==> job 9846: inputs <==
Design mult_top, start of the top module:
module mult_top(
	input 							clk, 
	input							rst_n,
	input							pipe_flush,
	input 			[32-1:0] 	mcand,
	input 			[32-1:0] 	mplier,
	input 			[4:0]	 		func,
	output logic 	[32-1:0] 	result
);
	localparam [4:0] ALU_ADD    = 5'h00;
	localparam [4:0] ALU_MUL    = 5'h0a;
	localparam [4:0] ALU_MULH   = 5'h0b;
	localparam [4:0] ALU_MULHSU = 5'h0c;
	localparam [4:0] ALU_MULHU  = 5'h0d;
	logic [32-1:0] mcand_in, mplier_in;
    logic signed [32-1:0] signed_mcand_in, signed_mplier_in;
    logic [2*32-1:0] product_out;
	logic signed [2*32-1:0] signed_product_out;
	logic [4:0] func_d0;
	logic [4:0] func_d1;
	assign mcand_in = mcand;
    assign mplier_in = mplier;
    assign signed_mcand_in = mcand;
    assign signed_mplier_in = mplier;
	always@(posedge clk or negedge rst_n) begin 
		if(~rst_n)begin 
			func_d0 <= ALU_ADD;
			func_d1 <= ALU_ADD;
		end
		else if(pipe_flush)begin
			func_d0 <= ALU_ADD;
			func_d1 <= ALU_ADD;
		end
		else begin
			func_d0 <= func;
			func_d1 <= func_d0;
		end
	end
    always_comb begin
        case(func_d1)
            ALU_MUL:	begin
            	result = signed_product_out[32-1:0];
            end    
            ALU_MULH:	begin
            	result = signed_product_out[2*32-1:32];
            end   
            ALU_MULHSU:	begin
            	result = product_out[2*32-1:32];
            end
            ALU_MULHU:	begin
            	result = product_out[2*32-1:32];
            end  
            default:	begin
            	result = 32'hfacebeec;   
            end    
        endcase
    end
	mult u_mult_signed(
		.clk(clk),
  ...
Settings: LEC_CHECK=0, CAP_MARGIN=15, CORE_MARGIN=2, CORE_UTILIZATION=71, CTS_CLUSTER_SIZE=45, SETUP_SLACK_MARGIN=-0.25, SLEW_MARGIN=20; clock period 8.68 ns.
run.sh (not shown) runs the stock make flow with config.mk's settings and CLKGATE_MAP_FILE=.
==> inputs of job 6938, as changes to job 9846 <==
Settings changed: CAP_MARGIN 15 to 20, CORE_ASPECT_RATIO from default to 0.89, CORE_UTILIZATION 71 to 40, CTS_CLUSTER_SIZE 45 to default, MAX_ROUTING_LAYER from default to met4, PLACE_DENSITY_LB_ADDON from default to 0.29, SETUP_SLACK_MARGIN -0.25 to default.
==> flow/constraint.sdc (replaced) <==
create_clock -name core_clock -period 13.0 [get_ports {clk}]
set_input_delay 2.6000 -clock core_clock [delete_from_list [all_inputs] [get_ports {clk}]]
set_output_delay 2.6000 -clock core_clock [all_outputs]
set_load 0.01 [all_outputs]
==> results <==
- Between job 6938 and job 9846, the lower die area is in job 9846 (gap 76%, measured against job 9846).
- Job 9846 stopped in global routing. Job 6938 ran to the end with no violations.
- In synthesized cell count, job 6938 and job 9846 do not differ.
- Synthesized area is the same in job 6938 and job 9846.

========
==> inputs of run P <==
mult_top again, from the RTL that the note above started with.
Settings: LEC_CHECK=0, ABC_AREA=1, CAP_MARGIN=30, CELL_PAD_IN_SITES_DETAIL_PLACEMENT=0, CELL_PAD_IN_SITES_GLOBAL_PLACEMENT=0, CORE_MARGIN=10, CORE_UTILIZATION=64, CTS_CLUSTER_DIAMETER=260, GPL_ROUTABILITY_DRIVEN=0, GPL_TIMING_DRIVEN=1, MAX_ROUTING_LAYER=met4, PLACE_DENSITY_LB_ADDON=0.21, SETUP_SLACK_MARGIN=2.29, SLEW_MARGIN=25, TNS_END_PERCENT=35; clock period 18.0 ns.
==> run R (differences from run P) <==
==> flow/config.mk (replaced) <==
export PLATFORM = sky130hd
export DESIGN_NAME = mult_top
export DESIGN_NICKNAME = mult_top
export VERILOG_FILES = /design/flow/design.v
export SDC_FILE = /design/flow/constraint.sdc
export NUM_CORES = 4
export LEC_CHECK = 0
export CAP_MARGIN = 20
export CORE_MARGIN = 2
export CORE_UTILIZATION = 63
export CTS_CLUSTER_SIZE = 57
export SLEW_MARGIN = 20
==> flow/constraint.sdc (replaced) <==
create_clock -name core_clock -period 10.5 [get_ports {clk}]
set_input_delay 2.1000 -clock core_clock [delete_from_list [all_inputs] [get_ports {clk}]]
set_output_delay 2.1000 -clock core_clock [all_outputs]
set_load 0.01 [all_outputs]
==> comparison table <==
	run P	run R
Wire length on met3	21500 µm	10800 µm
Worst Hold Slack	453 ps	457 ps
Final clock skew	17.4 ps	8.82 ps
Mapped Cells	9151	7586
Die ar.	137000 µm²	122000 µm²
Crit path arrival time	12620 ps	10560 ps
GRT Total Usage	35.2%	35.2%
Clk Latency, worst-skew pair	550 ps	490 ps
Result of the run	no timing/DRC/antenna violations	no timing/DRC/antenna violations
Number of vias in the routed layout	58.0k	49.8k
Non-Clock Buffer Area Fraction	2.01%	5.29%
Final worst path period share	67.7%	97.3%
Crit. Startpoint	mcand[31]	mcand[14]
WL per Instance	20.9 µm	21.6 µm
DR WL met2	104000 µm	102000 µm
TritonCTS buffer count	23	20
Violation count after the first detailed-routing iteration	5464	3311
Die span in y	370 µm	350 µm
Yosys synthesis chip area	78500 µm²	75200 µm²
Clock buffers	29	25

========
==> run a <==
==> flow/design.v <==
`timescale 1ns/100ps
module mult(
	input 			clk,				
	input 			rst_n,				
	input 			pipe_flush,				
	input 	[63:0] 	a,				
	input 	[63:0] 	b,				
	output 	[63:0] 	result				
);
	wire [63:0] result_tmp;
	reg [63:0] pipe_reg_0;
	reg [63:0] pipe_reg_1;
	assign result_tmp = a*b;
	assign result = pipe_reg_1;
	always@(posedge clk or negedge rst_n) begin
		if(~rst_n) begin
			pipe_reg_0 <= 0;
			pipe_reg_1 <= 0;
		end
		else if(pipe_flush) begin
			pipe_reg_0 <= 0;
			pipe_reg_1 <= 0;
		end
		else begin
			pipe_reg_0 <= result_tmp;
			pipe_reg_1 <= pipe_reg_0;
		end
	end
endmodule  
`timescale 1ns/100ps
module mult_top(
	input 							clk, 
	input							rst_n,
	input							pipe_flush,
	input 			[32-1:0] 	mcand,
	input 			[32-1:0] 	mplier,
	input 			[4:0]	 		func,
	output logic 	[32-1:0] 	result
);
	localparam [4:0] ALU_ADD    = 5'h00;
	localparam [4:0] ALU_MUL    = 5'h0a;
	localparam [4:0] ALU_MULH   = 5'h0b;
	localparam [4:0] ALU_MULHSU = 5'h0c;
	localparam [4:0] ALU_MULHU  = 5'h0d;
	logic [32-1:0] mcand_in, mplier_in;
    logic signed [32-1:0] signed_mcand_in, signed_mplier_in;
    logic [2*32-1:0] product_out;
	logic signed [2*32-1:0] signed_product_out;
	logic [4:0] func_d0;
	logic [4:0] func_d1;
	assign mcand_in = mcand;
    assign mplier_in = mplier;
    assign signed_mcand_in = mcand;
    assign signed_mplier_in = mplier;
	always@(posedge clk or negedge rst_n) begin 
		if(~rst_n)begin 
			func_d0 <= ALU_ADD;
			func_d1 <= ALU_ADD;
		end
		else if(pipe_flush)begin
			func_d0 <= ALU_ADD;
			func_d1 <= ALU_ADD;
		end
		else begin
			func_d0 <= func;
			func_d1 <= func_d0;
		end
	end
    always_comb begin
        case(func_d1)
            ALU_MUL:	begin
            	result = signed_product_out[32-1:0];
            end    
            ALU_MULH:	begin
            	result = signed_product_out[2*32-1:32];
            end   
            ALU_MULHSU:	begin
            	result = product_out[2*32-1:32];
            end
            ALU_MULHU:	begin
            	result = product_out[2*32-1:32];
            end  
            default:	begin
            	result = 32'hfacebeec;   
            end    
        endcase
    end
	mult u_mult_signed(
		.clk(clk),
		.rst_n(rst_n),
		.pipe_flush(pipe_flush),
		.a({{32{signed_mcand_in[31]}},signed_mcand_in}),
		.b({{32{signed_mplier_in[31]}},signed_mplier_in}),
		.result(signed_product_out)
	);
	mult u_mult_unsigned(
		.clk(clk),
		.rst_n(rst_n),
		.pipe_flush(pipe_flush),
		.a({{32{mcand_in[31] & (func == ALU_MULHSU)}},mcand_in}),
		.b({32'b0,mplier_in}),
		.result(product_out)
	);
endmodule
==> flow/run.sh <==
#!/bin/bash
# the make line also repeats each setting of config.mk as NAME=value (left out here)
make -C /OpenROAD-flow-scripts/flow DESIGN_CONFIG=/design/flow/config.mk WORK_HOME=/design/flow/orfs CLKGATE_MAP_FILE= finish
==> flow/config.mk <==
export PLATFORM = sky130hd
export DESIGN_NAME = mult_top
export DESIGN_NICKNAME = mult_top
export VERILOG_FILES = /design/flow/design.v
export SDC_FILE = /design/flow/constraint.sdc
export NUM_CORES = 4
export LEC_CHECK = 0
export CAP_MARGIN = 30
export CELL_PAD_IN_SITES_DETAIL_PLACEMENT = 0
export CELL_PAD_IN_SITES_GLOBAL_PLACEMENT = 0
export CORE_MARGIN = 2
export CORE_UTILIZATION = 65
export CTS_CLUSTER_DIAMETER = 260
export GPL_TIMING_DRIVEN = 1
export PLACE_DENSITY_LB_ADDON = 0.03
export SETUP_SLACK_MARGIN = 1.19
export SLEW_MARGIN = 20
export TNS_END_PERCENT = 50
==> flow/constraint.sdc <==
create_clock -name core_clock -period 8.71 [get_ports {clk}]
set_input_delay 1.7420 -clock core_clock [delete_from_list [all_inputs] [get_ports {clk}]]
set_output_delay 1.7420 -clock core_clock [all_outputs]
set_load 0.01 [all_outputs]
==> run b (differences from run a) <==
Settings changed: CAP_MARGIN 30 to 20, CELL_PAD_IN_SITES_DETAIL_PLACEMENT 0 to 2, CELL_PAD_IN_SITES_GLOBAL_PLACEMENT 0 to default, CORE_MARGIN 2 to 10, CORE_UTILIZATION 65 to 40, CTS_CLUSTER_DIAMETER 260 to 125, CTS_CLUSTER_SIZE from default to 57, GPL_ROUTABILITY_DRIVEN from default to 0, GPL_TIMING_DRIVEN 1 to default, MAX_ROUTING_LAYER from default to met4, MIN_ROUTING_LAYER from default to met2, PLACE_DENSITY_LB_ADDON 0.03 to default, SETUP_SLACK_MARGIN 1.19 to default, SLEW_MARGIN 20 to 15, TNS_END_PERCENT 50 to 10.
==> flow/constraint.sdc (replaced) <==
create_clock -name core_clock -period 13.0 [get_ports {clk}]
set_input_delay 2.6000 -clock core_clock [delete_from_list [all_inputs] [get_ports {clk}]]
set_output_delay 2.6000 -clock core_clock [all_outputs]
set_load 0.01 [all_outputs]
==> run c (differences from run a) <==
Settings changed: CAP_MARGIN 30 to 20, CELL_PAD_IN_SITES_DETAIL_PLACEMENT 0 to default, CELL_PAD_IN_SITES_GLOBAL_PLACEMENT 0 to default, CORE_UTILIZATION 65 to 59, CTS_CLUSTER_DIAMETER 260 to default, GPL_TIMING_DRIVEN 1 to default, PLACE_DENSITY_LB_ADDON 0.03 to default, SETUP_SLACK_MARGIN 1.19 to default, TNS_END_PERCENT 50 to default.
==> flow/constraint.sdc (replaced) <==
create_clock -name core_clock -period 12.2 [get_ports {clk}]
set_input_delay 2.4400 -clock core_clock [delete_from_list [all_inputs] [get_ports {clk}]]
set_output_delay 2.4400 -clock core_clock [all_outputs]
set_load 0.01 [all_outputs]
==> notes <==
Flip-flop count is the same in run c and run a. First-iteration DRC count: run a is higher than run c (about 60%). Die area: run a < run c < run b. In run c the cell count is smaller than in run a, by 12%. Against run c, the non-clock buffer count of run a is higher by 1372. Of run a and run c, run c has the higher register-to-register slack (gap 3.4 ns). Run a completed, yet does not pass: setup timing. Run c completed with no timing, DRC or antenna violations. Run b ended with an error in global routing (5_1_grt) on GRT-0116.
